==> design/flow/config.mk <==
export PLATFORM = sky130hd
export DESIGN_NAME = arctan
export DESIGN_NICKNAME = arctan
export VERILOG_FILES = /design/flow/design.v
export SDC_FILE = /design/flow/constraint.sdc
export NUM_CORES = 4
export LEC_CHECK = 0
export CAP_MARGIN = 20
export CORE_ASPECT_RATIO = 1.55
export CORE_MARGIN = 2
export CORE_UTILIZATION = 40
export CTS_CLUSTER_DIAMETER = 313
export SLEW_MARGIN = 20
export TNS_END_PERCENT = 30
==> design/flow/constraint.sdc <==
create_clock -name core_clock -period 5.0 [get_ports {s00_axis_aclk}]
set_input_delay 1.0000 -clock core_clock [delete_from_list [all_inputs] [get_ports {s00_axis_aclk}]]
set_output_delay 1.0000 -clock core_clock [all_outputs]
set_load 0.01 [all_outputs]
==> design/flow/run.sh <==
#!/bin/bash
# the make line also repeats each setting of config.mk as NAME=value (left out here)
make -C /OpenROAD-flow-scripts/flow DESIGN_CONFIG=/design/flow/config.mk WORK_HOME=/design/flow/orfs CLKGATE_MAP_FILE= finish
==> design/flow/design.v <==
module arctan #
	(
		parameter integer C_S00_AXIS_TDATA_WIDTH	= 32,
		parameter integer C_M00_AXIS_TDATA_WIDTH	= 32,
    parameter integer ITERATIONS = 16
	)
	(
		input wire  s00_axis_aclk, s00_axis_aresetn,
		input wire  s00_axis_tlast, s00_axis_tvalid,
		input wire [C_S00_AXIS_TDATA_WIDTH-1 : 0] s00_axis_tdata,
		input wire [(C_S00_AXIS_TDATA_WIDTH/8)-1: 0] s00_axis_tstrb,
		output logic  s00_axis_tready,
		input wire  m00_axis_aclk, m00_axis_aresetn,
		input wire  m00_axis_tready,
		output logic  m00_axis_tvalid, m00_axis_tlast,
		output logic [C_M00_AXIS_TDATA_WIDTH-1 : 0] m00_axis_tdata,
		output logic [(C_M00_AXIS_TDATA_WIDTH/8)-1: 0] m00_axis_tstrb
	);
  parameter int PI_15 = 102943;
  logic m00_axis_tvalid_reg, m00_axis_tlast_reg;
  logic [C_M00_AXIS_TDATA_WIDTH-1 : 0] m00_axis_tdata_reg;
  logic [(C_M00_AXIS_TDATA_WIDTH/8)-1: 0] m00_axis_tstrb_reg;
  logic signed [(C_S00_AXIS_TDATA_WIDTH/2)-1:0] x_pipe [ITERATIONS-1:0];
  logic signed [(C_S00_AXIS_TDATA_WIDTH/2)-1:0] y_pipe [ITERATIONS-1:0];
  logic signed [(C_S00_AXIS_TDATA_WIDTH)-1:0] phase [ITERATIONS-1:0];
  logic [ITERATIONS-1:0] valid_pipe, tlast_pipe;
  logic [(C_S00_AXIS_TDATA_WIDTH/8)-1:0] strobe_pipe [ITERATIONS-1:0];
  assign s00_axis_tready = m00_axis_tready || ~valid_pipe[ITERATIONS-1];
  assign m00_axis_tvalid = valid_pipe[ITERATIONS-1];
  assign m00_axis_tlast = tlast_pipe[ITERATIONS-1];
  assign m00_axis_tstrb = strobe_pipe[ITERATIONS-1];
  logic signed [(C_S00_AXIS_TDATA_WIDTH/2)-1:0] atan_lut [ITERATIONS-1:0];
  always_comb begin
        atan_lut[0] = 16'h6487;   
        atan_lut[1] = 16'h3B58;   
        atan_lut[2] = 16'h1F5B;   
        atan_lut[3] = 16'h0FEA;   
        atan_lut[4] = 16'h07FD;   
        atan_lut[5] = 16'h03FF;   
        atan_lut[6] = 16'h01FF;   
        atan_lut[7] = 16'h00FF;   
        atan_lut[8] = 16'h007F;   
        atan_lut[9] = 16'h003F;   
        atan_lut[10] = 16'h001F;   
        atan_lut[11] = 16'h000F;   
        atan_lut[12] = 16'h0007;   
        atan_lut[13] = 16'h0003;   
        atan_lut[14] = 16'h0001;   
        atan_lut[15] = 16'h0000;   
  end
  wire signed [(C_S00_AXIS_TDATA_WIDTH/2)-1:0] x_in = s00_axis_tdata[(C_S00_AXIS_TDATA_WIDTH/2)-1: 0];
  wire signed [(C_S00_AXIS_TDATA_WIDTH/2)-1:0] y_in = s00_axis_tdata[C_S00_AXIS_TDATA_WIDTH-1:(C_S00_AXIS_TDATA_WIDTH/2)];
  assign m00_axis_tdata = phase[ITERATIONS-1];
  always_ff @(posedge s00_axis_aclk)begin
    if (s00_axis_aresetn==0)begin
      for (int i = 0; i < ITERATIONS; i++) begin
                x_pipe[i] <= '0;
                y_pipe[i] <= '0;
                phase[i] <= '0;
                valid_pipe[i] <= 1'b0;
                strobe_pipe[i] <= '0;
                tlast_pipe[i] <= 1'b0;
      end
    end else begin
      if (s00_axis_tready)begin
        if (s00_axis_tvalid) begin
            if ((x_in < 0 ) && (y_in< 0)) begin
              x_pipe[0] <= -x_in;
              y_pipe[0] <= -y_in;
              phase[0] <= -PI_15;
            end else if ((x_in < 0 ) && (y_in >= 0)) begin
              x_pipe[0] <= -x_in;
              y_pipe[0] <= -y_in;
              phase[0] <= PI_15;
            end else begin
              x_pipe[0] <= x_in;
              y_pipe[0] <= y_in;
              phase[0] <= '0;
            end
            valid_pipe[0] <= 1'b1;
            tlast_pipe[0] <= s00_axis_tlast;
            strobe_pipe[0] <= s00_axis_tstrb;
        end else begin
            valid_pipe[0] <= 1'b0;
            tlast_pipe[0] <= 1'b0;
            strobe_pipe[0] <= '0;
        end
        for (int i = 1; i < ITERATIONS; i++) begin
            if (valid_pipe[i-1]) begin
              if (y_pipe[i-1] >= 0) begin
                x_pipe[i] <= x_pipe[i-1] + (y_pipe[i-1] >>> i-1);
                y_pipe[i] <= y_pipe[i-1] - (x_pipe[i-1] >>> i-1);
                phase[i] <= phase[i-1] + atan_lut[i-1];
              end else begin
                x_pipe[i] <= x_pipe[i-1] - (y_pipe[i-1] >>> i-1);
                y_pipe[i] <= y_pipe[i-1] + (x_pipe[i-1] >>> i-1);
                phase[i] <= phase[i-1] - atan_lut[i-1];
              end
              valid_pipe[i] <= valid_pipe[i-1];
              strobe_pipe[i] <= strobe_pipe[i-1];
              tlast_pipe[i] <= tlast_pipe[i-1];
            end else begin
              valid_pipe[i] <= 0;
              strobe_pipe[i] <= 0;
              tlast_pipe[i] <= 0;
            end
        end
      end
    end
  end
endmodule
==> results of run 1 <==
==> cell type report <==
cell class	count	area [um2]	share of cell area, %
tap	2512	3143	3.793
inverter	324	1226	1.480
clock inverter	39	644.4	0.7776
timing repair buffer	192	1790	2.161
multi-input combinational	8442	52750	63.66
sequential	1001	20050	24.20
antenna	1	2.502	0.003020
clock buffer	161	3256	3.929
==> per-stage QoR <==
step	power (mW)	util, %	cell area (um2)	worst slack, ps	cells
floorplan	10.39	-	76550	163.2	10450
global placement	11.17	41.62	78960	827.4	12470
detailed placement	11.21	41.62	78960	890.9	12470
CTS	20.10	43.67	82860	880.3	12670
global route	20.68	43.68	82860	536.1	12670
finish	19.91	43.68	82860	893.8	12670
==> metal layers <==
layer,vias up,track usage [%],share of wire (%)
met5,-,0,0
met4,0,16.81,8.1
met3,642,2.306,2.6
met2,1312,45.75,55
met1,32600,20.37,35
li1,35880,-,-
==> impl_metrics.prom, run 1 <==
# HELP chip_impl_metric Flow report values
# TYPE chip_impl_metric gauge
chip_impl_info{name="critPathTopFamily",value="AND-OR/OR-AND gates"} 1
chip_impl_metric{name="synth-area-yosys",unit="um2"} 76340
chip_impl_metric{name="die_area",unit="um2"} 194500
chip_impl_metric{name="clock_power",unit="mW"} 8.84
chip_impl_metric{name="p_clk_share",unit="%"} 44.4
chip_impl_info{name="rsz0062_at_grt",value="false"} 1
chip_impl_info{name="startpoint_type",value="flop"} 1
chip_impl_metric{name="worst-r2r-cell-count",unit=""} 16
chip_impl_metric{name="first_global_vias",unit=""} 69070
chip_impl_metric{name="setup_violations",unit=""} 0
chip_impl_metric{name="powerDensity",unit="nW/um2"} 240.2
chip_impl_metric{name="and_or_nand_nor_cells_area_fraction",unit="%"} 23.43
chip_impl_metric{name="cap_viol_max_count",unit=""} 0
chip_impl_info{name="cpMaxStageDelayCell",value="sky130_fd_sc_hd__o41ai_1"} 1
chip_impl_info{name="ys_top_cells_by_count",value="sky130_fd_sc_hd__nand2_1 (1662), sky130_fd_sc_hd__a21oi_1 (1145), sky130_fd_sc_hd__dfxtp_1 (1001)"} 1
chip_impl_metric{name="timing.hold.worst_path_depth",unit=""} 2
chip_impl_metric{name="clk-insertion-delay-late",unit="ps"} 760
chip_impl_metric{name="hold_slack",unit="ps"} 453.6
chip_impl_metric{name="final_nets",unit=""} 10750
chip_impl_metric{name="p_int",unit="mW"} 14.42
chip_impl_metric{name="die_x",unit="um"} 354.9
chip_impl_info{name="largest_area_cell",value="sky130_fd_sc_hd__dfxtp_1"} 1
chip_impl_metric{name="boundaryPins",unit=""} 82
chip_impl_metric{name="port_buffers",unit=""} 79
chip_impl_metric{name="grt.overflow.total",unit=""} 0
chip_impl_metric{name="critPathMaxStageDelay",unit="ps"} 540
chip_impl_metric{name="synth_area",unit="um2"} 76340
chip_impl_metric{name="timing.clock.skew",unit="ps"} 46.29
chip_impl_metric{name="headroom_to_the_max_slew_limit",unit="%"} 22.45
chip_impl_metric{name="critical_path.n_buffers_inverters",unit=""} 1
chip_impl_metric{name="ys_warnings",unit=""} 6
chip_impl_metric{name="crit_arrival",unit="ps"} 4730
chip_impl_info{name="path_class",value="flop to flop"} 1
chip_impl_info{name="worstReg2RegEnd",value="x_pipe[9][15]"} 1
chip_impl_metric{name="timing.critical_path.required",unit="ps"} 5630
chip_impl_metric{name="crit_cells",unit=""} 16
chip_impl_metric{name="clock_buffer_count_from_cts",unit=""} 108
chip_impl_metric{name="hold_viol",unit=""} 0
chip_impl_info{name="kind_of_end_point_of_the_critical_path",value="flop"} 1
chip_impl_info{name="yosys-top-cells-area",value="sky130_fd_sc_hd__dfxtp_1 (26%), sky130_fd_sc_hd__ha_1 (9.9%), sky130_fd_sc_hd__nand2_1 (8.2%), sky130_fd_sc_hd__a21oi_1 (7.5%), sky130_fd_sc_hd__xnor2_1 (7.5%)"} 1
chip_impl_metric{name="antenna_found_initial",unit=""} 2
chip_impl_metric{name="grt_pass1_wl",unit="um"} 360700
chip_impl_metric{name="yosys.cell_types.count",unit=""} 98
chip_impl_info{name="tritoncts_clock_tree",value="done"} 1
chip_impl_metric{name="drt_pre_antenna_iters",unit=""} 6
chip_impl_info{name="crit_path_start",value="y_pipe[8][8]"} 1
chip_impl_info{name="flop_cell",value="sky130_fd_sc_hd__dfxtp_1"} 1
chip_impl_metric{name="worst-slew-pin-transition",unit="ps"} 1155
chip_impl_metric{name="comb_power",unit="mW"} 2.79
chip_impl_info{name="worstHoldPathType",value="flop to flop"} 1
chip_impl_metric{name="cts.sink_count",unit=""} 1001
chip_impl_metric{name="area_growth_syn_to_layout",unit="%"} 8.542
chip_impl_metric{name="postSynth.asyncResetShare",unit="%"} 0
chip_impl_metric{name="yosys.stat.seqShare",unit="%"} 26.25
chip_impl_info{name="synth_dominant_cell_count",value="sky130_fd_sc_hd__nand2_1"} 1
chip_impl_metric{name="core-area",unit="um2"} 189700
chip_impl_info{name="hold_path.startpoint",value="phase[15][19]"} 1
chip_impl_metric{name="postCtsHoldBufs",unit=""} 0
chip_impl_metric{name="postCtsSetupRepairBufs",unit=""} 0
chip_impl_metric{name="drt-total-wl",unit="um"} 227500
chip_impl_metric{name="share_of_the_clock_period_used_by_the_worst_path_after_layout",unit="%"} 82.12
chip_impl_metric{name="fp_util",unit="%"} 40.24
chip_impl_metric{name="ys_sh_aoi",unit="%"} 22.03
chip_impl_metric{name="vias_per_cell",unit=""} 5.558
chip_impl_info{name="r2r_start",value="y_pipe[8][8]"} 1
chip_impl_metric{name="p_switching",unit="mW"} 5.489
chip_impl_metric{name="detail_route_antenna_nets",unit=""} 0
chip_impl_metric{name="fillCellCount",unit=""} 19440
chip_impl_info{name="run_status",value="finished clean"} 1
chip_impl_metric{name="num_vias",unit=""} 70430
chip_impl_metric{name="synth.mux.area_fraction",unit="%"} 1.267
chip_impl_metric{name="drcViolationCount",unit=""} 0
chip_impl_metric{name="pwr.group.sequential",unit="mW"} 8.28
chip_impl_metric{name="synth-adder-area-share",unit="%"} 10.80
chip_impl_metric{name="setup_tns",unit="ps"} 0
chip_impl_metric{name="track_usage",unit="%"} 22.65
chip_impl_metric{name="synth.top_cell.area_share",unit="%"} 26.25
chip_impl_metric{name="clock_tree.htree_level_count",unit=""} 3
chip_impl_metric{name="max-clock-path-buffers",unit=""} 3
chip_impl_info{name="critPathMostFrequentCell",value="sky130_fd_sc_hd__ha_1"} 1
chip_impl_metric{name="clkTransAtPathRegs",unit="ps"} 60
chip_impl_metric{name="grt_max_degree",unit=""} 130
chip_impl_metric{name="log.warning_count",unit=""} 79
chip_impl_info{name="ordered_cell_list_for_the_critical_path",value="inv_1, ha_1, nand2_1, o21ai_0, ha_1, a21o_1, a21oi_1, o21bai_1, a211oi_1, o31ai_1, o41ai_1, o211ai_1, nor3_1, nor3b_1, a211o_1, a22o_1"} 1
chip_impl_metric{name="dpl.hpwl",unit="um"} 177300
chip_impl_info{name="worst_setup_path_endpoint",value="x_pipe[9][15]"} 1
chip_impl_metric{name="synth.avg_cell_area",unit="um2"} 7.342
chip_impl_metric{name="synth_xor_xnor_area_share",unit="%"} 11.22
chip_impl_info{name="power-top-group",value="clock"} 1
chip_impl_metric{name="dr.first_iter.drc_count",unit=""} 3280
chip_impl_metric{name="p_leak",unit="nW"} 31.98
chip_impl_metric{name="synth_cells",unit=""} 10400
chip_impl_metric{name="final_max_slew_viol_count",unit=""} 0
chip_impl_metric{name="maximum_fanout_count_along_the_critical_path",unit=""} 5
chip_impl_metric{name="synth-cells-yosys",unit=""} 10400
chip_impl_metric{name="synth_flops",unit=""} 1001
chip_impl_info{name="timing.hold.worst_endpoint",value="phase[15][19]"} 1
chip_impl_metric{name="max_frequency",unit="MHz"} 243.5
chip_impl_metric{name="globalplace.congestion",unit=""} 0.9520
chip_impl_metric{name="cts.repair.resized",unit=""} 0
chip_impl_metric{name="p_sw_share",unit="%"} 27.58
chip_impl_metric{name="p_comb_share",unit="%"} 14.0
chip_impl_metric{name="setup.reg_to_reg.worst_slack",unit="ps"} 890
chip_impl_info{name="logic_family",value="simple AND/OR/NAND/NOR gates"} 1
chip_impl_metric{name="num_rows",unit=""} 199
chip_impl_metric{name="finalCriticalPeriod",unit="ps"} 4106
chip_impl_metric{name="synth-edff-count",unit=""} 0
chip_impl_metric{name="pwr-share-seq",unit="%"} 41.6
chip_impl_metric{name="fp.dieH",unit="um"} 547.9
chip_impl_metric{name="vdd_ir_drop_max",unit="V"} 0.0002640
chip_impl_metric{name="post_drt_wl_per_cell",unit="um"} 17.96
chip_impl_info{name="root_buffer",value="sky130_fd_sc_hd__clkbuf_16"} 1
==> run 2, diff against run 1 <==
- ABC_AREA: not set -> 0
- CAP_MARGIN: 20 -> 15
- CELL_PAD_IN_SITES_GLOBAL_PLACEMENT: not set -> 0
- CORE_ASPECT_RATIO: 1.55 -> not set
- CORE_UTILIZATION: 40 -> 72
- CTS_CLUSTER_DIAMETER: 313 -> 357
- CTS_CLUSTER_SIZE: not set -> 45
- MAX_ROUTING_LAYER: not set -> met4
- MIN_ROUTING_LAYER: not set -> met1
- PLACE_DENSITY_LB_ADDON: not set -> 0.0
- SETUP_SLACK_MARGIN: not set -> 0.6
- TNS_END_PERCENT: 30 -> 70
- clock period: 5.0 -> 2.38 ns (I/O delays scaled with it)
==> impl_metrics.prom, run 2 <==
# HELP chip_impl_metric Implementation results
# TYPE chip_impl_metric gauge
chip_impl_metric{name="synth_area",unit="um2"} 76340
chip_impl_metric{name="synth_xor_xnor_area_share",unit="%"} 11.22
chip_impl_info{name="logic_family",value="simple AND/OR/NAND/NOR gates"} 1
chip_impl_metric{name="yosys.cell_types.count",unit=""} 98
chip_impl_metric{name="dpl.hpwl",unit="um"} 201100
chip_impl_metric{name="synth.mux.area_fraction",unit="%"} 1.267
chip_impl_metric{name="synth_cells",unit=""} 10400
chip_impl_metric{name="synth-adder-area-share",unit="%"} 10.80
chip_impl_metric{name="yosys.stat.seqShare",unit="%"} 26.25
chip_impl_info{name="largest_area_cell",value="sky130_fd_sc_hd__dfxtp_1"} 1
chip_impl_metric{name="synth_flops",unit=""} 1001
chip_impl_metric{name="postSynth.asyncResetShare",unit="%"} 0
chip_impl_metric{name="fp.dieH",unit="um"} 329.6
chip_impl_metric{name="core-area",unit="um2"} 105300
chip_impl_metric{name="port_buffers",unit=""} 79
chip_impl_metric{name="die_area",unit="um2"} 108700
chip_impl_metric{name="ys_warnings",unit=""} 6
chip_impl_metric{name="synth-area-yosys",unit="um2"} 76340
chip_impl_metric{name="and_or_nand_nor_cells_area_fraction",unit="%"} 23.43
chip_impl_metric{name="synth-cells-yosys",unit=""} 10400
chip_impl_info{name="flop_cell",value="sky130_fd_sc_hd__dfxtp_1"} 1
chip_impl_metric{name="dp.cells",unit=""} 13430
chip_impl_info{name="synth_dominant_cell_count",value="sky130_fd_sc_hd__nand2_1"} 1
chip_impl_metric{name="synth-edff-count",unit=""} 0
chip_impl_info{name="haltStage",value="4_1_cts"} 1
chip_impl_info{name="run_status",value="stopped before the end"} 1
chip_impl_metric{name="globalplace.congestion",unit=""} 1.027
chip_impl_metric{name="dpl_cell_area",unit="um2"} 96170
chip_impl_metric{name="boundaryPins",unit=""} 82
chip_impl_metric{name="fp_util",unit="%"} 72.52
chip_impl_info{name="tool.error",value="[ERROR DPL-0033] detailed placement checks failed during check placement."} 1
chip_impl_metric{name="die_x",unit="um"} 329.6
chip_impl_info{name="ys_top_cells_by_count",value="sky130_fd_sc_hd__nand2_1 (1662), sky130_fd_sc_hd__a21oi_1 (1145), sky130_fd_sc_hd__dfxtp_1 (1001)"} 1
chip_impl_metric{name="pre_cts_slack",unit="ps"} -1416
chip_impl_metric{name="synth.avg_cell_area",unit="um2"} 7.342
chip_impl_metric{name="ys_sh_aoi",unit="%"} 22.03
chip_impl_info{name="yosys-top-cells-area",value="sky130_fd_sc_hd__dfxtp_1 (26%), sky130_fd_sc_hd__ha_1 (9.9%), sky130_fd_sc_hd__nand2_1 (8.2%), sky130_fd_sc_hd__a21oi_1 (7.5%), sky130_fd_sc_hd__xnor2_1 (7.5%)"} 1
chip_impl_metric{name="synth.top_cell.area_share",unit="%"} 26.25
chip_impl_metric{name="num_rows",unit=""} 119
==> run 3, diff against run 2 <==
- CTS_CLUSTER_DIAMETER: 357 -> 31
- CTS_CLUSTER_SIZE: 45 -> 86
- PLACE_DENSITY: not set -> 0.35
- PLACE_DENSITY_LB_ADDON: 0.0 -> not set
==> impl_metrics.prom, run 3 <==
# HELP chip_impl_metric Implementation results
# TYPE chip_impl_metric gauge
chip_impl_metric{name="synth.mux.area_fraction",unit="%"} 1.267
chip_impl_metric{name="synth_area",unit="um2"} 76340
chip_impl_metric{name="synth.top_cell.area_share",unit="%"} 26.25
chip_impl_metric{name="synth-edff-count",unit=""} 0
chip_impl_metric{name="synth_xor_xnor_area_share",unit="%"} 11.22
chip_impl_metric{name="boundaryPins",unit=""} 82
chip_impl_metric{name="postSynth.asyncResetShare",unit="%"} 0
chip_impl_info{name="synth_dominant_cell_count",value="sky130_fd_sc_hd__nand2_1"} 1
chip_impl_info{name="flop_cell",value="sky130_fd_sc_hd__dfxtp_1"} 1
chip_impl_metric{name="ys_sh_aoi",unit="%"} 22.03
chip_impl_metric{name="ys_warnings",unit=""} 6
chip_impl_metric{name="num_rows",unit=""} 119
chip_impl_info{name="logic_family",value="simple AND/OR/NAND/NOR gates"} 1
chip_impl_metric{name="dp.cells",unit=""} 13430
chip_impl_metric{name="synth_cells",unit=""} 10400
chip_impl_metric{name="and_or_nand_nor_cells_area_fraction",unit="%"} 23.43
chip_impl_metric{name="fp_util",unit="%"} 72.52
chip_impl_metric{name="synth_flops",unit=""} 1001
chip_impl_metric{name="yosys.cell_types.count",unit=""} 98
chip_impl_metric{name="die_area",unit="um2"} 108700
chip_impl_metric{name="fp.dieH",unit="um"} 329.6
chip_impl_info{name="tool.error",value="[ERROR DPL-0038] Utilization greater than 100%, impossible to legalize"} 1
chip_impl_metric{name="port_buffers",unit=""} 79
chip_impl_metric{name="globalplace.congestion",unit=""} 1.008
chip_impl_metric{name="synth-area-yosys",unit="um2"} 76340
chip_impl_info{name="largest_area_cell",value="sky130_fd_sc_hd__dfxtp_1"} 1
chip_impl_metric{name="yosys.stat.seqShare",unit="%"} 26.25
chip_impl_metric{name="synth-cells-yosys",unit=""} 10400
chip_impl_metric{name="synth.avg_cell_area",unit="um2"} 7.342
chip_impl_metric{name="synth-adder-area-share",unit="%"} 10.80
chip_impl_info{name="yosys-top-cells-area",value="sky130_fd_sc_hd__dfxtp_1 (26%), sky130_fd_sc_hd__ha_1 (9.9%), sky130_fd_sc_hd__nand2_1 (8.2%), sky130_fd_sc_hd__a21oi_1 (7.5%), sky130_fd_sc_hd__xnor2_1 (7.5%)"} 1
chip_impl_info{name="run_status",value="stopped before the end"} 1
chip_impl_metric{name="die_x",unit="um"} 329.6
chip_impl_metric{name="core-area",unit="um2"} 105300
chip_impl_info{name="ys_top_cells_by_count",value="sky130_fd_sc_hd__nand2_1 (1662), sky130_fd_sc_hd__a21oi_1 (1145), sky130_fd_sc_hd__dfxtp_1 (1001)"} 1
chip_impl_metric{name="dpl.hpwl",unit="um"} 196900
chip_impl_info{name="haltStage",value="4_1_cts"} 1
==> run 3: through the flow <==
stage	worst slack, ps	TNS [ps]	cell area, um2	hold WS, ps	utilization [%]
3_5_place_dp	-1264	-262820	96150	445.9	91.34
3_3_place_gp	-1187	-199840	96150	438.4	91.34
2_1_floorplan	-1199	-229380	80060	429.7	-
==> run 4, diff against run 3 <==
- ABC_AREA: 0 -> 1
- CAP_MARGIN: 15 -> 20
- CELL_PAD_IN_SITES_GLOBAL_PLACEMENT: 0 -> not set
- CORE_ASPECT_RATIO: not set -> 1.09
- CORE_UTILIZATION: 72 -> 40
- CTS_CLUSTER_DIAMETER: 31 -> 224
- CTS_CLUSTER_SIZE: 86 -> 24
- MIN_ROUTING_LAYER: met1 -> not set
- PLACE_DENSITY: 0.35 -> not set
- SETUP_SLACK_MARGIN: 0.6 -> 0.7
- TNS_END_PERCENT: 70 -> not set
- clock period: 2.38 -> 5.0 ns (I/O delays scaled with it)
==> impl_metrics.prom, run 4 <==
# HELP chip_impl_metric Flow report values
# TYPE chip_impl_metric gauge
chip_impl_info{name="worst_setup_path_endpoint",value="s00_axis_tready"} 1
chip_impl_metric{name="pwr-share-seq",unit="%"} 51.8
chip_impl_metric{name="crit_arrival",unit="ps"} 2800
chip_impl_metric{name="share_of_the_clock_period_used_by_the_worst_path_after_layout",unit="%"} 75.97
chip_impl_metric{name="critPathMaxStageDelay",unit="ps"} 560
chip_impl_metric{name="timing.hold.worst_path_depth",unit=""} 2
chip_impl_metric{name="ys_warnings",unit=""} 6
chip_impl_metric{name="post-route-util",unit="%"} 42.28
chip_impl_info{name="timing.hold.worst_endpoint",value="phase[1][2]"} 1
chip_impl_metric{name="fp.dieH",unit="um"} 502.7
chip_impl_metric{name="timing.clock.skew",unit="ps"} 38.58
chip_impl_info{name="hold_path.startpoint",value="phase[1][2]"} 1
chip_impl_metric{name="cap_viol_max_count",unit=""} 0
chip_impl_info{name="worstHoldPathType",value="flop to flop"} 1
chip_impl_metric{name="fp_util",unit="%"} 40.14
chip_impl_info{name="critPathTopFamily",value="buffers and inverters"} 1
chip_impl_info{name="root_buffer",value="sky130_fd_sc_hd__clkbuf_16"} 1
chip_impl_info{name="critPathMostFrequentCell",value="sky130_fd_sc_hd__clkdlybuf4s50_1"} 1
chip_impl_metric{name="synth-edff-count",unit=""} 0
chip_impl_metric{name="synth.top_cell.area_share",unit="%"} 21.96
chip_impl_metric{name="drcViolationCount",unit=""} 0
chip_impl_metric{name="p_leak",unit="nW"} 51.58
chip_impl_metric{name="synth.avg_cell_area",unit="um2"} 5.824
chip_impl_metric{name="headroom_to_the_max_slew_limit",unit="%"} 28.55
chip_impl_metric{name="cts.sink_count",unit=""} 1001
chip_impl_info{name="flop_cell",value="sky130_fd_sc_hd__dfxtp_1"} 1
chip_impl_metric{name="die_x",unit="um"} 461.5
chip_impl_metric{name="p_sw_share",unit="%"} 31.94
chip_impl_info{name="power-top-group",value="sequential cells"} 1
chip_impl_metric{name="setup_violations",unit=""} 0
chip_impl_metric{name="area_growth_syn_to_layout",unit="%"} 5.336
chip_impl_metric{name="clock_power",unit="mW"} 4.63
chip_impl_metric{name="grt_pass1_wl",unit="um"} 447300
chip_impl_metric{name="port_buffers",unit=""} 79
chip_impl_info{name="yosys-top-cells-area",value="sky130_fd_sc_hd__dfxtp_1 (22%), sky130_fd_sc_hd__nand2_1 (18%), sky130_fd_sc_hd__inv_1 (11%), sky130_fd_sc_hd__ha_1 (8.3%), sky130_fd_sc_hd__o21ai_0 (6.9%)"} 1
chip_impl_metric{name="final_nets",unit=""} 16170
chip_impl_metric{name="post-layout-total-power",unit="mW"} 15.94
chip_impl_metric{name="worst-r2r-cell-count",unit=""} 11
chip_impl_metric{name="core-area",unit="um2"} 227400
chip_impl_metric{name="p_switching",unit="mW"} 5.092
chip_impl_metric{name="setup_tns",unit="ps"} 0
chip_impl_info{name="cpMaxStageDelayCell",value="sky130_fd_sc_hd__clkdlybuf4s50_1"} 1
chip_impl_metric{name="first_global_vias",unit=""} 86880
chip_impl_metric{name="layout.area.comb",unit="um2"} 59400
chip_impl_metric{name="clock_tree.htree_level_count",unit=""} 2
chip_impl_metric{name="grt.overflow.total",unit=""} 0
chip_impl_info{name="startpoint_type",value="primary input"} 1
chip_impl_metric{name="ys_sh_aoi",unit="%"} 16.73
chip_impl_metric{name="num_vias",unit=""} 91960
chip_impl_metric{name="setup.reg_to_reg.worst_slack",unit="ps"} 1540
chip_impl_metric{name="worst-slew-pin-transition",unit="ps"} 1072
chip_impl_metric{name="maximum_fanout_count_along_the_critical_path",unit=""} 9
chip_impl_metric{name="clk-insertion-delay-late",unit="ps"} 740
chip_impl_metric{name="dr.first_iter.drc_count",unit=""} 5348
chip_impl_info{name="path_class",value="primary input to output pin"} 1
chip_impl_metric{name="clock_buffer_count_from_cts",unit=""} 47
chip_impl_metric{name="postCtsSetupRepairBufs",unit=""} 0
chip_impl_metric{name="finalCriticalPeriod",unit="ps"} 3799
chip_impl_metric{name="comb_power",unit="mW"} 3.06
chip_impl_info{name="run_status",value="finished clean"} 1
chip_impl_metric{name="postSynth.asyncResetShare",unit="%"} 0
chip_impl_metric{name="final_max_slew_viol_count",unit=""} 0
chip_impl_info{name="worstReg2RegEnd",value="x_pipe[3][7]"} 1
chip_impl_info{name="ordered_cell_list_for_the_critical_path",value="clkdlybuf4s50_1, nor2_4, inv_2, clkdlybuf4s50_1"} 1
chip_impl_metric{name="track_usage",unit="%"} 23.96
chip_impl_metric{name="synth_xor_xnor_area_share",unit="%"} 5.415
chip_impl_info{name="rsz0062_at_grt",value="false"} 1
chip_impl_metric{name="vias_per_cell",unit=""} 4.957
chip_impl_metric{name="post_drt_wl_per_cell",unit="um"} 14.83
chip_impl_metric{name="log.warning_count",unit=""} 79
chip_impl_metric{name="p_int",unit="mW"} 10.85
chip_impl_metric{name="vdd_ir_drop_max",unit="V"} 0.0002671
chip_impl_metric{name="synth-area-yosys",unit="um2"} 91260
chip_impl_metric{name="synth-cells-yosys",unit=""} 15670
chip_impl_info{name="tritoncts_clock_tree",value="done"} 1
chip_impl_metric{name="detail_route_antenna_nets",unit=""} 0
chip_impl_metric{name="max_frequency",unit="MHz"} 263.2
chip_impl_metric{name="hold_slack",unit="ps"} 464.5
chip_impl_metric{name="sequential_cell_area",unit="um2"} 20050
chip_impl_metric{name="hold_viol",unit=""} 0
chip_impl_metric{name="postCtsHoldBufs",unit=""} 0
chip_impl_metric{name="critical_path.n_buffers_inverters",unit=""} 3
chip_impl_metric{name="p_clk_share",unit="%"} 29.1
chip_impl_metric{name="clkTransAtPathRegs",unit="ps"} 100
chip_impl_metric{name="powerDensity",unit="nW/um2"} 165.9
chip_impl_metric{name="cts.repair.resized",unit=""} 0
chip_impl_metric{name="yosys.cell_types.count",unit=""} 59
chip_impl_metric{name="drt-total-wl",unit="um"} 275200
chip_impl_metric{name="fin_ws",unit="ps"} 1201
chip_impl_info{name="largest_area_cell",value="sky130_fd_sc_hd__dfxtp_1"} 1
chip_impl_metric{name="drt_pre_antenna_iters",unit=""} 6
chip_impl_info{name="kind_of_end_point_of_the_critical_path",value="output pin"} 1
chip_impl_metric{name="num_rows",unit=""} 183
chip_impl_info{name="synth_dominant_cell_count",value="sky130_fd_sc_hd__nand2_1"} 1
chip_impl_metric{name="antenna_found_initial",unit=""} 2
chip_impl_info{name="ys_top_cells_by_count",value="sky130_fd_sc_hd__nand2_1 (4372), sky130_fd_sc_hd__inv_1 (2679), sky130_fd_sc_hd__nor2_1 (1615)"} 1
chip_impl_metric{name="yosys.stat.seqShare",unit="%"} 21.96
chip_impl_info{name="logic_family",value="simple AND/OR/NAND/NOR gates"} 1
chip_impl_metric{name="max-clock-path-buffers",unit=""} 3
chip_impl_metric{name="globalplace.congestion",unit=""} 0.9495
chip_impl_metric{name="synth_area",unit="um2"} 91260
chip_impl_info{name="r2r_start",value="y_pipe[2][15]"} 1
chip_impl_metric{name="pwr.group.sequential",unit="mW"} 8.25
chip_impl_metric{name="synth_flops",unit=""} 1001
chip_impl_metric{name="boundaryPins",unit=""} 82
chip_impl_metric{name="p_comb_share",unit="%"} 19.2
chip_impl_metric{name="synth-adder-area-share",unit="%"} 8.947
chip_impl_info{name="crit_path_start",value="m00_axis_tready"} 1
chip_impl_metric{name="synth.mux.area_fraction",unit="%"} 0
chip_impl_metric{name="die_area",unit="um2"} 232000
chip_impl_metric{name="synth_cells",unit=""} 15670
chip_impl_metric{name="and_or_nand_nor_cells_area_fraction",unit="%"} 33.64
chip_impl_metric{name="fillCellCount",unit=""} 25440
chip_impl_metric{name="dpl.hpwl",unit="um"} 221500
chip_impl_metric{name="pre_cts_slack",unit="ps"} 1066
chip_impl_metric{name="crit_cells",unit=""} 4
chip_impl_metric{name="grt_max_degree",unit=""} 163
chip_impl_metric{name="timing.critical_path.required",unit="ps"} 4000
[run 4: layer usage]
| layer | vias up | global-route usage [%] | part of all wire, % |
|---|---|---|---|
| met1 | 40850 | 28.02 | 44 |
| met4 | 0 | 7.606 | 3.5 |
| met3 | 397 | 1.495 | 2.8 |
| met5 | - | - | 0 |
| li1 | 49320 | - | - |
| met2 | 1391 | 43.47 | 49 |
[run 4: per-stage QoR]
stage	cell area (um2)	std cells
after floorplan	91470	15720
after global placement	94890	18500
after detailed placement	94890	18500
after CTS	96130	18550
after global routing	96130	18550
final	96130	18550
[run 4: final cells by class]
cell class,count,area share [%]
Antenna cell,1,0.002603
Clock buffer,48,1.249
Clock inverter,3,0.03514
Inverter,2709,10.59
Multi-Input combinational cell,11580,61.79
Sequential cell,1001,20.86
Tap cell,3052,3.972
Timing Repair Buffer,154,1.505
==> run 5, diff against run 4 <==
- ABC_AREA: 1 -> not set
- CORE_ASPECT_RATIO: 1.09 -> not set
- CORE_UTILIZATION: 40 -> 70
- CTS_CLUSTER_DIAMETER: 224 -> not set
- CTS_CLUSTER_SIZE: 24 -> not set
- MAX_ROUTING_LAYER: met4 -> not set
- SETUP_SLACK_MARGIN: 0.7 -> 1.15
- clock period: 5.0 -> 4.09 ns (I/O delays scaled with it)
==> impl_metrics.prom, run 5 <==
# HELP chip_impl_metric Implementation results
# TYPE chip_impl_metric gauge
chip_impl_metric{name="and_or_nand_nor_cells_area_fraction",unit="%"} 23.43
chip_impl_info{name="synth_dominant_cell_count",value="sky130_fd_sc_hd__nand2_1"} 1
chip_impl_metric{name="fp_util",unit="%"} 70.33
chip_impl_metric{name="synth-edff-count",unit=""} 0
chip_impl_metric{name="synth_area",unit="um2"} 76340
chip_impl_metric{name="dp.cells",unit=""} 11390
chip_impl_metric{name="port_buffers",unit=""} 79
chip_impl_metric{name="yosys.stat.seqShare",unit="%"} 26.25
chip_impl_metric{name="synth_flops",unit=""} 1001
chip_impl_metric{name="dpl.hpwl",unit="um"} 151400
chip_impl_info{name="haltStage",value="5_1_grt"} 1
chip_impl_metric{name="postSynth.asyncResetShare",unit="%"} 0
chip_impl_metric{name="cts.sink_count",unit=""} 1001
chip_impl_info{name="logic_family",value="simple AND/OR/NAND/NOR gates"} 1
chip_impl_metric{name="synth-adder-area-share",unit="%"} 10.80
chip_impl_metric{name="globalplace.congestion",unit=""} 0.9587
chip_impl_metric{name="clock_buffer_count_from_cts",unit=""} 110
chip_impl_metric{name="ys_sh_aoi",unit="%"} 22.03
chip_impl_metric{name="synth_cells",unit=""} 10400
chip_impl_metric{name="fp.dieH",unit="um"} 334.2
chip_impl_metric{name="grt.overflow.total",unit=""} 195
chip_impl_metric{name="postCtsHoldBufs",unit=""} 0
chip_impl_info{name="yosys-top-cells-area",value="sky130_fd_sc_hd__dfxtp_1 (26%), sky130_fd_sc_hd__ha_1 (9.9%), sky130_fd_sc_hd__nand2_1 (8.2%), sky130_fd_sc_hd__a21oi_1 (7.5%), sky130_fd_sc_hd__xnor2_1 (7.5%)"} 1
chip_impl_metric{name="die_x",unit="um"} 334.2
chip_impl_metric{name="synth-area-yosys",unit="um2"} 76340
chip_impl_info{name="tool.error",value="[ERROR GRT-0232] Routing congestion too high. Check the congestion heatmap in the GUI."} 1
chip_impl_info{name="root_buffer",value="sky130_fd_sc_hd__clkbuf_16"} 1
chip_impl_metric{name="clock_tree.htree_level_count",unit=""} 3
chip_impl_metric{name="die_area",unit="um2"} 111700
chip_impl_info{name="largest_area_cell",value="sky130_fd_sc_hd__dfxtp_1"} 1
chip_impl_info{name="run_status",value="stopped before the end"} 1
chip_impl_metric{name="ys_warnings",unit=""} 6
chip_impl_metric{name="yosys.cell_types.count",unit=""} 98
chip_impl_metric{name="synth_xor_xnor_area_share",unit="%"} 11.22
chip_impl_metric{name="core-area",unit="um2"} 108600
chip_impl_info{name="flop_cell",value="sky130_fd_sc_hd__dfxtp_1"} 1
chip_impl_metric{name="synth.mux.area_fraction",unit="%"} 1.267
chip_impl_metric{name="max-clock-path-buffers",unit=""} 3
chip_impl_metric{name="num_rows",unit=""} 121
chip_impl_metric{name="track_usage",unit="%"} 79.22
chip_impl_metric{name="synth.avg_cell_area",unit="um2"} 7.342
chip_impl_metric{name="synth-cells-yosys",unit=""} 10400
chip_impl_metric{name="synth.top_cell.area_share",unit="%"} 26.25
chip_impl_info{name="ys_top_cells_by_count",value="sky130_fd_sc_hd__nand2_1 (1662), sky130_fd_sc_hd__a21oi_1 (1145), sky130_fd_sc_hd__dfxtp_1 (1001)"} 1
chip_impl_metric{name="boundaryPins",unit=""} 82
-- run 5: repair_timing --
action	4_1_cts
endpoints found under the setup margin	353
gates cloned	10
gates resized	964
pin swaps	559
setup buffers	443
-- run 5: routing by layer --
layer	track usage [%]	overflow
met5	49.37	0
met4	77.38	86
met3	65.66	16
met2	94.63	90
met1	78.24	3
-- run 5: stage by stage --
step	cell area [um2]	hold slack [ps]	setup WS, ps	utilization [%]	power (mW)
floorplan	78180	429.7	509.9	-	12.78
global placement	78850	438.5	278.0	72.64	13.39
detailed placement	78850	443.6	205.4	72.64	13.48
CTS	90280	452.1	544.0	83.16	24.30
==> run 6, diff against run 5 <==
- ABC_AREA: not set -> 0
- CAP_MARGIN: 20 -> 5
- CELL_PAD_IN_SITES_DETAIL_PLACEMENT: not set -> 2
- CORE_UTILIZATION: 70 -> 27
- CTS_CLUSTER_SIZE: not set -> 96
- MAX_ROUTING_LAYER: not set -> met4
- PLACE_DENSITY_LB_ADDON: not set -> 0.04
- SETUP_SLACK_MARGIN: 1.15 -> 1.41
- TNS_END_PERCENT: not set -> 35
- clock period: 4.09 -> 7.11 ns (I/O delays scaled with it)
==> impl_metrics.prom, run 6 <==
# HELP chip_impl_metric Flow report values
# TYPE chip_impl_metric gauge
chip_impl_info{name="run_status",value="finished clean"} 1
chip_impl_metric{name="p_int",unit="mW"} 10.76
chip_impl_metric{name="dr.first_iter.drc_count",unit=""} 2615
chip_impl_metric{name="vias_per_cell",unit=""} 5.237
chip_impl_metric{name="detail_route_antenna_nets",unit=""} 0
chip_impl_metric{name="synth.avg_cell_area",unit="um2"} 7.342
chip_impl_metric{name="antenna_found_initial",unit=""} 1
chip_impl_metric{name="synth_xor_xnor_area_share",unit="%"} 11.22
chip_impl_info{name="worstHoldPathType",value="flop to flop"} 1
chip_impl_metric{name="and_or_nand_nor_cells_area_fraction",unit="%"} 23.43
chip_impl_metric{name="synth_flops",unit=""} 1001
chip_impl_metric{name="synth.mux.area_fraction",unit="%"} 1.267
chip_impl_metric{name="p_leak",unit="nW"} 32.25
chip_impl_metric{name="globalplace.congestion",unit=""} 0.8156
chip_impl_metric{name="maximum_fanout_count_along_the_critical_path",unit=""} 59
chip_impl_metric{name="p_clk_share",unit="%"} 48.3
chip_impl_metric{name="hold_viol",unit=""} 0
chip_impl_metric{name="grt.overflow.total",unit=""} 0
chip_impl_metric{name="critical_path.n_buffers_inverters",unit=""} 3
chip_impl_metric{name="setup.reg_to_reg.worst_slack",unit="ps"} 2470
chip_impl_info{name="startpoint_type",value="primary input"} 1
chip_impl_metric{name="crit_arrival",unit="ps"} 3240
chip_impl_metric{name="post_drt_wl_per_cell",unit="um"} 19.40
chip_impl_metric{name="clock_tree.htree_level_count",unit=""} 4
chip_impl_metric{name="ys_warnings",unit=""} 6
chip_impl_metric{name="clkTransAtPathRegs",unit="ps"} 50
chip_impl_metric{name="setup_tns",unit="ps"} 0
chip_impl_metric{name="port_buffers",unit=""} 79
chip_impl_metric{name="ys_sh_aoi",unit="%"} 22.03
chip_impl_metric{name="synth.top_cell.area_share",unit="%"} 26.25
chip_impl_metric{name="cap_viol_max_count",unit=""} 0
chip_impl_info{name="root_buffer",value="sky130_fd_sc_hd__clkbuf_16"} 1
chip_impl_metric{name="synth-cells-yosys",unit=""} 10400
chip_impl_metric{name="boundaryPins",unit=""} 82
chip_impl_metric{name="p_sw_share",unit="%"} 28.00
chip_impl_info{name="path_class",value="primary input to output pin"} 1
chip_impl_info{name="power-top-group",value="clock"} 1
chip_impl_metric{name="postCtsHoldBufs",unit=""} 0
chip_impl_info{name="ordered_cell_list_for_the_critical_path",value="clkdlybuf4s50_1, nor2b_4, inv_4, clkdlybuf4s50_1"} 1
chip_impl_metric{name="die_area",unit="um2"} 287000
chip_impl_metric{name="postCtsSetupRepairBufs",unit=""} 0
chip_impl_info{name="largest_area_cell",value="sky130_fd_sc_hd__dfxtp_1"} 1
chip_impl_metric{name="drt_pre_antenna_iters",unit=""} 5
chip_impl_metric{name="num_rows",unit=""} 195
chip_impl_metric{name="worst-r2r-cell-count",unit=""} 13
chip_impl_metric{name="vdd_ir_drop_max",unit="V"} 0.0001476
chip_impl_metric{name="pwr-share-seq",unit="%"} 39.1
chip_impl_metric{name="timing.clock.skew",unit="ps"} 69.25
chip_impl_metric{name="die_x",unit="um"} 535.7
chip_impl_metric{name="clk-insertion-delay-late",unit="ps"} 820
chip_impl_info{name="cpMaxStageDelayCell",value="sky130_fd_sc_hd__clkdlybuf4s50_1"} 1
chip_impl_metric{name="cts.repair.resized",unit=""} 0
chip_impl_metric{name="fp_util",unit="%"} 27.09
chip_impl_metric{name="worst-slew-pin-transition",unit="ps"} 1016
chip_impl_metric{name="num_vias",unit=""} 72920
chip_impl_metric{name="pre_cts_slack",unit="ps"} 2418
chip_impl_info{name="r2r_start",value="y_pipe[9][15]"} 1
chip_impl_metric{name="pwr.group.sequential",unit="mW"} 5.85
chip_impl_metric{name="synth-edff-count",unit=""} 0
chip_impl_metric{name="drt-total-wl",unit="um"} 270100
chip_impl_info{name="critPathTopFamily",value="buffers and inverters"} 1
chip_impl_metric{name="fin_ws",unit="ps"} 2447
chip_impl_metric{name="max-clock-path-buffers",unit=""} 4
chip_impl_metric{name="headroom_to_the_max_slew_limit",unit="%"} 31.85
chip_impl_metric{name="final_nets",unit=""} 10760
chip_impl_metric{name="synth_area",unit="um2"} 76340
chip_impl_info{name="kind_of_end_point_of_the_critical_path",value="output pin"} 1
chip_impl_metric{name="area_growth_syn_to_layout",unit="%"} 11.24
chip_impl_info{name="rsz0062_at_grt",value="false"} 1
chip_impl_metric{name="grt_max_degree",unit=""} 98
chip_impl_info{name="tritoncts_clock_tree",value="done"} 1
chip_impl_metric{name="finalCriticalPeriod",unit="ps"} 4663
chip_impl_metric{name="setup_violations",unit=""} 0
chip_impl_metric{name="timing.critical_path.required",unit="ps"} 5690
chip_impl_metric{name="drcViolationCount",unit=""} 0
chip_impl_metric{name="comb_power",unit="mW"} 1.87
chip_impl_metric{name="dpl.hpwl",unit="um"} 206200
chip_impl_info{name="timing.hold.worst_endpoint",value="strobe_pipe[12][1]"} 1
chip_impl_metric{name="cts.sink_count",unit=""} 1001
chip_impl_metric{name="timing.hold.worst_path_depth",unit=""} 2
chip_impl_info{name="critPathMostFrequentCell",value="sky130_fd_sc_hd__clkdlybuf4s50_1"} 1
chip_impl_info{name="ys_top_cells_by_count",value="sky130_fd_sc_hd__nand2_1 (1662), sky130_fd_sc_hd__a21oi_1 (1145), sky130_fd_sc_hd__dfxtp_1 (1001)"} 1
chip_impl_metric{name="synth-adder-area-share",unit="%"} 10.80
chip_impl_metric{name="synth_cells",unit=""} 10400
chip_impl_metric{name="powerDensity",unit="nW/um2"} 176.0
chip_impl_info{name="flop_cell",value="sky130_fd_sc_hd__dfxtp_1"} 1
chip_impl_metric{name="grt_pass1_wl",unit="um"} 439100
chip_impl_metric{name="p_comb_share",unit="%"} 12.5
chip_impl_metric{name="clock_power",unit="mW"} 7.23
chip_impl_info{name="hold_path.startpoint",value="strobe_pipe[11][1]"} 1
chip_impl_metric{name="p_switching",unit="mW"} 4.185
chip_impl_info{name="worst_setup_path_endpoint",value="s00_axis_tready"} 1
chip_impl_metric{name="fp.dieH",unit="um"} 535.7
chip_impl_metric{name="postSynth.asyncResetShare",unit="%"} 0
chip_impl_metric{name="log.warning_count",unit=""} 71
chip_impl_metric{name="first_global_vias",unit=""} 78420
chip_impl_metric{name="clock_buffer_count_from_cts",unit=""} 146
chip_impl_metric{name="track_usage",unit="%"} 19.02
chip_impl_metric{name="yosys.cell_types.count",unit=""} 98
chip_impl_info{name="logic_family",value="simple AND/OR/NAND/NOR gates"} 1
chip_impl_metric{name="synth-area-yosys",unit="um2"} 76340
chip_impl_metric{name="yosys.stat.seqShare",unit="%"} 26.25
chip_impl_info{name="synth_dominant_cell_count",value="sky130_fd_sc_hd__nand2_1"} 1
chip_impl_metric{name="critPathMaxStageDelay",unit="ps"} 680
chip_impl_info{name="yosys-top-cells-area",value="sky130_fd_sc_hd__dfxtp_1 (26%), sky130_fd_sc_hd__ha_1 (9.9%), sky130_fd_sc_hd__nand2_1 (8.2%), sky130_fd_sc_hd__a21oi_1 (7.5%), sky130_fd_sc_hd__xnor2_1 (7.5%)"} 1
chip_impl_metric{name="final_max_slew_viol_count",unit=""} 0
chip_impl_metric{name="core-area",unit="um2"} 281800
chip_impl_metric{name="max_frequency",unit="MHz"} 214.5
chip_impl_info{name="worstReg2RegEnd",value="phase[10][31]"} 1
chip_impl_metric{name="share_of_the_clock_period_used_by_the_worst_path_after_layout",unit="%"} 65.58
chip_impl_metric{name="crit_cells",unit=""} 4
chip_impl_info{name="crit_path_start",value="m00_axis_tready"} 1
run 6: area by class of cell:
class	instances	area, um2
Fill cell	32800	196900
Multi-Input combinational cell	8442	52760
Sequential cell	1001	20060
Tap cell	3743	4683
Clock buffer	194	4096
Timing Repair Buffer	166	1548
Inverter	324	1226
Clock inverter	52	545.5
Antenna cell	3	7.507
run 6: per-layer routing:
metal	wire, um	track usage, %	vias to the layer above
met4	5448	3.861	0
met1	127100	23.92	36320
met5	0	-	-
li1	-	-	35820
met2	133000	33.01	483
met3	4647	1.694	299
run 6: stage by stage:
stage | total power [mW] | hold slack, ps | instance area [um2] | cells | util (%)
3_5_place_dp | 7.878 | 448.7 | 80260 | 13680 | 28.48
4_1_cts | 15.31 | 449.2 | 84900 | 13920 | 30.13
2_1_floorplan | 7.304 | 429.7 | 76550 | 10450 | -
5_1_grt | 15.72 | 468.4 | 84920 | 13920 | 30.13
6_report | 14.95 | 450.0 | 84920 | 13930 | 30.14
3_3_place_gp | 7.827 | 441.6 | 80260 | 13680 | 28.48
==> run 7, diff against run 6 <==
- ABC_AREA: 0 -> not set
- CAP_MARGIN: 5 -> 20
- CELL_PAD_IN_SITES_DETAIL_PLACEMENT: 2 -> not set
- CORE_UTILIZATION: 27 -> 72
- CTS_CLUSTER_SIZE: 96 -> not set
- MAX_ROUTING_LAYER: met4 -> not set
- PLACE_DENSITY_LB_ADDON: 0.04 -> not set
- SETUP_SLACK_MARGIN: 1.41 -> -0.27
- TNS_END_PERCENT: 35 -> not set
- clock period: 7.11 -> 2.84 ns (I/O delays scaled with it)
==> impl_metrics.prom, run 7 <==
# HELP chip_impl_metric Implementation results
# TYPE chip_impl_metric gauge
chip_impl_info{name="synth_dominant_cell_count",value="sky130_fd_sc_hd__nand2_1"} 1
chip_impl_metric{name="synth-area-yosys",unit="um2"} 76340
chip_impl_metric{name="synth_cells",unit=""} 10400
chip_impl_metric{name="clock_tree.htree_level_count",unit=""} 3
chip_impl_info{name="run_status",value="stopped before the end"} 1
chip_impl_metric{name="ys_warnings",unit=""} 6
chip_impl_metric{name="clock_buffer_count_from_cts",unit=""} 107
chip_impl_metric{name="ys_sh_aoi",unit="%"} 22.03
chip_impl_metric{name="fp.dieH",unit="um"} 329.6
chip_impl_metric{name="synth-cells-yosys",unit=""} 10400
chip_impl_metric{name="die_area",unit="um2"} 108700
chip_impl_metric{name="track_usage",unit="%"} 87.01
chip_impl_metric{name="pre_cts_slack",unit="ps"} -1002
chip_impl_info{name="ys_top_cells_by_count",value="sky130_fd_sc_hd__nand2_1 (1662), sky130_fd_sc_hd__a21oi_1 (1145), sky130_fd_sc_hd__dfxtp_1 (1001)"} 1
chip_impl_info{name="logic_family",value="simple AND/OR/NAND/NOR gates"} 1
chip_impl_metric{name="synth.avg_cell_area",unit="um2"} 7.342
chip_impl_metric{name="synth.top_cell.area_share",unit="%"} 26.25
chip_impl_metric{name="yosys.cell_types.count",unit=""} 98
chip_impl_metric{name="dpl.hpwl",unit="um"} 171400
chip_impl_info{name="haltStage",value="5_1_grt"} 1
chip_impl_metric{name="die_x",unit="um"} 329.6
chip_impl_metric{name="core-area",unit="um2"} 105300
chip_impl_info{name="tool.error",value="[ERROR GRT-0232] Routing congestion too high. Check the congestion heatmap in the GUI."} 1
chip_impl_metric{name="postCtsHoldBufs",unit=""} 0
chip_impl_info{name="yosys-top-cells-area",value="sky130_fd_sc_hd__dfxtp_1 (26%), sky130_fd_sc_hd__ha_1 (9.9%), sky130_fd_sc_hd__nand2_1 (8.2%), sky130_fd_sc_hd__a21oi_1 (7.5%), sky130_fd_sc_hd__xnor2_1 (7.5%)"} 1
chip_impl_metric{name="dp.cells",unit=""} 12660
chip_impl_metric{name="synth_xor_xnor_area_share",unit="%"} 11.22
chip_impl_info{name="largest_area_cell",value="sky130_fd_sc_hd__dfxtp_1"} 1
chip_impl_metric{name="max-clock-path-buffers",unit=""} 3
chip_impl_metric{name="dpl_cell_area",unit="um2"} 88910
chip_impl_metric{name="synth_flops",unit=""} 1001
chip_impl_metric{name="num_rows",unit=""} 119
chip_impl_metric{name="fp_util",unit="%"} 72.52
chip_impl_metric{name="synth-adder-area-share",unit="%"} 10.80
chip_impl_info{name="flop_cell",value="sky130_fd_sc_hd__dfxtp_1"} 1
chip_impl_metric{name="cts.sink_count",unit=""} 1001
chip_impl_metric{name="boundaryPins",unit=""} 82
chip_impl_metric{name="synth_area",unit="um2"} 76340
chip_impl_metric{name="synth.mux.area_fraction",unit="%"} 1.267
chip_impl_metric{name="synth-edff-count",unit=""} 0
chip_impl_info{name="root_buffer",value="sky130_fd_sc_hd__clkbuf_16"} 1
chip_impl_metric{name="port_buffers",unit=""} 79
chip_impl_metric{name="postSynth.asyncResetShare",unit="%"} 0
chip_impl_metric{name="yosys.stat.seqShare",unit="%"} 26.25
chip_impl_metric{name="grt.overflow.total",unit=""} 696
chip_impl_metric{name="globalplace.congestion",unit=""} 0.9479
chip_impl_metric{name="and_or_nand_nor_cells_area_fraction",unit="%"} 23.43
## run 7: stage by stage
step | hold slack, ps | power, mW | util (%)
4_1_cts | 309.0 | 35.55 | 89.85
3_5_place_dp | 443.4 | 20.39 | 84.46
3_3_place_gp | 438.2 | 20.16 | 84.46
2_1_floorplan | 429.7 | 18.46 | -
## run 7: what timing repair did
action                                  4_1_cts
buffers inserted                            107
gates cloned                                  1
hold endpoints to repair                      0
pin swaps                                   224
endpoints found under the setup margin      136
gates resized                               290
## run 7: layer usage
metal  global-route usage [%]  GRT overflow
met5                    58.26             6
met1                    85.69            52
met4                    89.73           286
met2                    98.20           255
met3                    76.71            97
==> run 8, diff against run 7 <==
- PLACE_DENSITY: not set -> 0.66
- SETUP_SLACK_MARGIN: -0.27 -> 0.7
- clock period: 2.84 -> 3.85 ns (I/O delays scaled with it)
==> impl_metrics.prom, run 8 <==
# HELP chip_impl_metric Implementation results
# TYPE chip_impl_metric gauge
chip_impl_info{name="run_status",value="stopped before the end"} 1
chip_impl_info{name="haltStage",value="5_1_grt"} 1
chip_impl_metric{name="yosys.cell_types.count",unit=""} 98
chip_impl_metric{name="fp_util",unit="%"} 72.52
chip_impl_info{name="logic_family",value="simple AND/OR/NAND/NOR gates"} 1
chip_impl_metric{name="boundaryPins",unit=""} 82
chip_impl_metric{name="ys_warnings",unit=""} 6
chip_impl_metric{name="synth.avg_cell_area",unit="um2"} 7.342
chip_impl_metric{name="dpl.hpwl",unit="um"} 151900
chip_impl_info{name="ys_top_cells_by_count",value="sky130_fd_sc_hd__nand2_1 (1662), sky130_fd_sc_hd__a21oi_1 (1145), sky130_fd_sc_hd__dfxtp_1 (1001)"} 1
chip_impl_info{name="synth_dominant_cell_count",value="sky130_fd_sc_hd__nand2_1"} 1
chip_impl_metric{name="synth-area-yosys",unit="um2"} 76340
chip_impl_metric{name="yosys.stat.seqShare",unit="%"} 26.25
chip_impl_metric{name="synth.top_cell.area_share",unit="%"} 26.25
chip_impl_metric{name="synth.mux.area_fraction",unit="%"} 1.267
chip_impl_metric{name="core-area",unit="um2"} 105300
chip_impl_metric{name="port_buffers",unit=""} 79
chip_impl_metric{name="clock_tree.htree_level_count",unit=""} 3
chip_impl_info{name="flop_cell",value="sky130_fd_sc_hd__dfxtp_1"} 1
chip_impl_metric{name="synth_xor_xnor_area_share",unit="%"} 11.22
chip_impl_metric{name="synth-edff-count",unit=""} 0
chip_impl_metric{name="ys_sh_aoi",unit="%"} 22.03
chip_impl_metric{name="die_x",unit="um"} 329.6
chip_impl_metric{name="synth_flops",unit=""} 1001
chip_impl_metric{name="dpl_cell_area",unit="um2"} 78990
chip_impl_metric{name="clock_buffer_count_from_cts",unit=""} 107
chip_impl_metric{name="fp.dieH",unit="um"} 329.6
chip_impl_metric{name="synth-adder-area-share",unit="%"} 10.80
chip_impl_metric{name="postSynth.asyncResetShare",unit="%"} 0
chip_impl_metric{name="synth_cells",unit=""} 10400
chip_impl_metric{name="and_or_nand_nor_cells_area_fraction",unit="%"} 23.43
chip_impl_metric{name="postCtsHoldBufs",unit=""} 0
chip_impl_info{name="root_buffer",value="sky130_fd_sc_hd__clkbuf_16"} 1
chip_impl_metric{name="die_area",unit="um2"} 108700
chip_impl_metric{name="num_rows",unit=""} 119
chip_impl_info{name="yosys-top-cells-area",value="sky130_fd_sc_hd__dfxtp_1 (26%), sky130_fd_sc_hd__ha_1 (9.9%), sky130_fd_sc_hd__nand2_1 (8.2%), sky130_fd_sc_hd__a21oi_1 (7.5%), sky130_fd_sc_hd__xnor2_1 (7.5%)"} 1
chip_impl_metric{name="synth-cells-yosys",unit=""} 10400
chip_impl_metric{name="cts.sink_count",unit=""} 1001
chip_impl_metric{name="globalplace.congestion",unit=""} 0.9411
chip_impl_info{name="largest_area_cell",value="sky130_fd_sc_hd__dfxtp_1"} 1
chip_impl_metric{name="max-clock-path-buffers",unit=""} 3
chip_impl_metric{name="synth_area",unit="um2"} 76340
-- run 8: stage by stage --
| stage | instances | setup slack, ps |
|---|---|---|
| floorplan | 10450 | 269.9 |
| global placement | 11390 | 110.8 |
| detailed placement | 11390 | 57.30 |
| CTS | 11780 | 271.9 |
-- run 8: repair_timing --
item	in CTS
buffers inserted	181
endpoints found under the setup margin	193
pin swaps	232
resized	437
cloned	5
==> run 9, diff against run 8 <==
- ABC_AREA: not set -> 1
- CTS_CLUSTER_SIZE: not set -> 72
- PLACE_DENSITY: 0.66 -> 0.64
- SETUP_SLACK_MARGIN: 0.7 -> 0.27
- clock period: 3.85 -> 2.71 ns (I/O delays scaled with it)
==> impl_metrics.prom, run 9 <==
# HELP chip_impl_metric Implementation results
# TYPE chip_impl_metric gauge
chip_impl_info{name="run_status",value="stopped before the end"} 1
chip_impl_info{name="haltStage",value="5_1_grt"} 1
chip_impl_info{name="tool.error",value="[ERROR GRT-0232] Routing congestion too high. Check the congestion heatmap in the GUI."} 1
chip_impl_metric{name="boundaryPins",unit=""} 82
chip_impl_metric{name="max-clock-path-buffers",unit=""} 3
chip_impl_metric{name="yosys.stat.seqShare",unit="%"} 21.96
chip_impl_metric{name="globalplace.congestion",unit=""} 1.104
chip_impl_metric{name="track_usage",unit="%"} 92.14
chip_impl_metric{name="die_area",unit="um2"} 129600
chip_impl_metric{name="clock_buffer_count_from_cts",unit=""} 111
chip_impl_info{name="yosys-top-cells-area",value="sky130_fd_sc_hd__dfxtp_1 (22%), sky130_fd_sc_hd__nand2_1 (18%), sky130_fd_sc_hd__inv_1 (11%), sky130_fd_sc_hd__ha_1 (8.3%), sky130_fd_sc_hd__o21ai_0 (6.9%)"} 1
chip_impl_metric{name="synth_flops",unit=""} 1001
chip_impl_metric{name="synth.avg_cell_area",unit="um2"} 5.824
chip_impl_metric{name="clock_tree.htree_level_count",unit=""} 3
chip_impl_metric{name="synth_xor_xnor_area_share",unit="%"} 5.415
chip_impl_info{name="logic_family",value="simple AND/OR/NAND/NOR gates"} 1
chip_impl_metric{name="synth.top_cell.area_share",unit="%"} 21.96
chip_impl_metric{name="and_or_nand_nor_cells_area_fraction",unit="%"} 33.64
chip_impl_metric{name="ys_sh_aoi",unit="%"} 16.73
chip_impl_metric{name="dpl.hpwl",unit="um"} 215600
chip_impl_metric{name="yosys.cell_types.count",unit=""} 59
chip_impl_metric{name="die_x",unit="um"} 360.0
chip_impl_metric{name="synth-cells-yosys",unit=""} 15670
chip_impl_metric{name="postSynth.asyncResetShare",unit="%"} 0
chip_impl_metric{name="synth_area",unit="um2"} 91260
chip_impl_metric{name="synth.mux.area_fraction",unit="%"} 0
chip_impl_info{name="synth_dominant_cell_count",value="sky130_fd_sc_hd__nand2_1"} 1
chip_impl_metric{name="pre_cts_slack",unit="ps"} -183.8
chip_impl_info{name="largest_area_cell",value="sky130_fd_sc_hd__dfxtp_1"} 1
chip_impl_metric{name="grt.overflow.total",unit=""} 7436
chip_impl_metric{name="fp.dieH",unit="um"} 360.0
chip_impl_metric{name="fp_util",unit="%"} 72.58
chip_impl_metric{name="synth-adder-area-share",unit="%"} 8.947
chip_impl_metric{name="core-area",unit="um2"} 125700
chip_impl_metric{name="cts.sink_count",unit=""} 1001
chip_impl_metric{name="synth-area-yosys",unit="um2"} 91260
chip_impl_metric{name="port_buffers",unit=""} 79
chip_impl_info{name="flop_cell",value="sky130_fd_sc_hd__dfxtp_1"} 1
chip_impl_info{name="root_buffer",value="sky130_fd_sc_hd__clkbuf_16"} 1
chip_impl_metric{name="num_rows",unit=""} 130
chip_impl_metric{name="ys_warnings",unit=""} 6
chip_impl_info{name="ys_top_cells_by_count",value="sky130_fd_sc_hd__nand2_1 (4372), sky130_fd_sc_hd__inv_1 (2679), sky130_fd_sc_hd__nor2_1 (1615)"} 1
chip_impl_metric{name="synth-edff-count",unit=""} 0
chip_impl_metric{name="synth_cells",unit=""} 15670
==> run 9: repair_timing <==
item,in CTS
setup buffers,140
setup endpoints to repair,283
resized,708
pin swaps,308
hold buffers,0
cloned,2
==> run 9: routing by layer <==
metal	track usage, %	overflow
met5	66.96	24
met1	89.24	998
met2	112.0	4773
met3	77.07	650
met4	87.02	991
==> run 9: per-stage QoR <==
stage / cells / power (mW) / area, um2
floorplan: 15720 / 19.81 / 92150
global placement: 17400 / 21.27 / 96400
detailed placement: 17400 / 21.45 / 96400
CTS: 17750 / 38.04 / 104000
Power figures rest on the tool's default switching activity, not on a simulated workload.
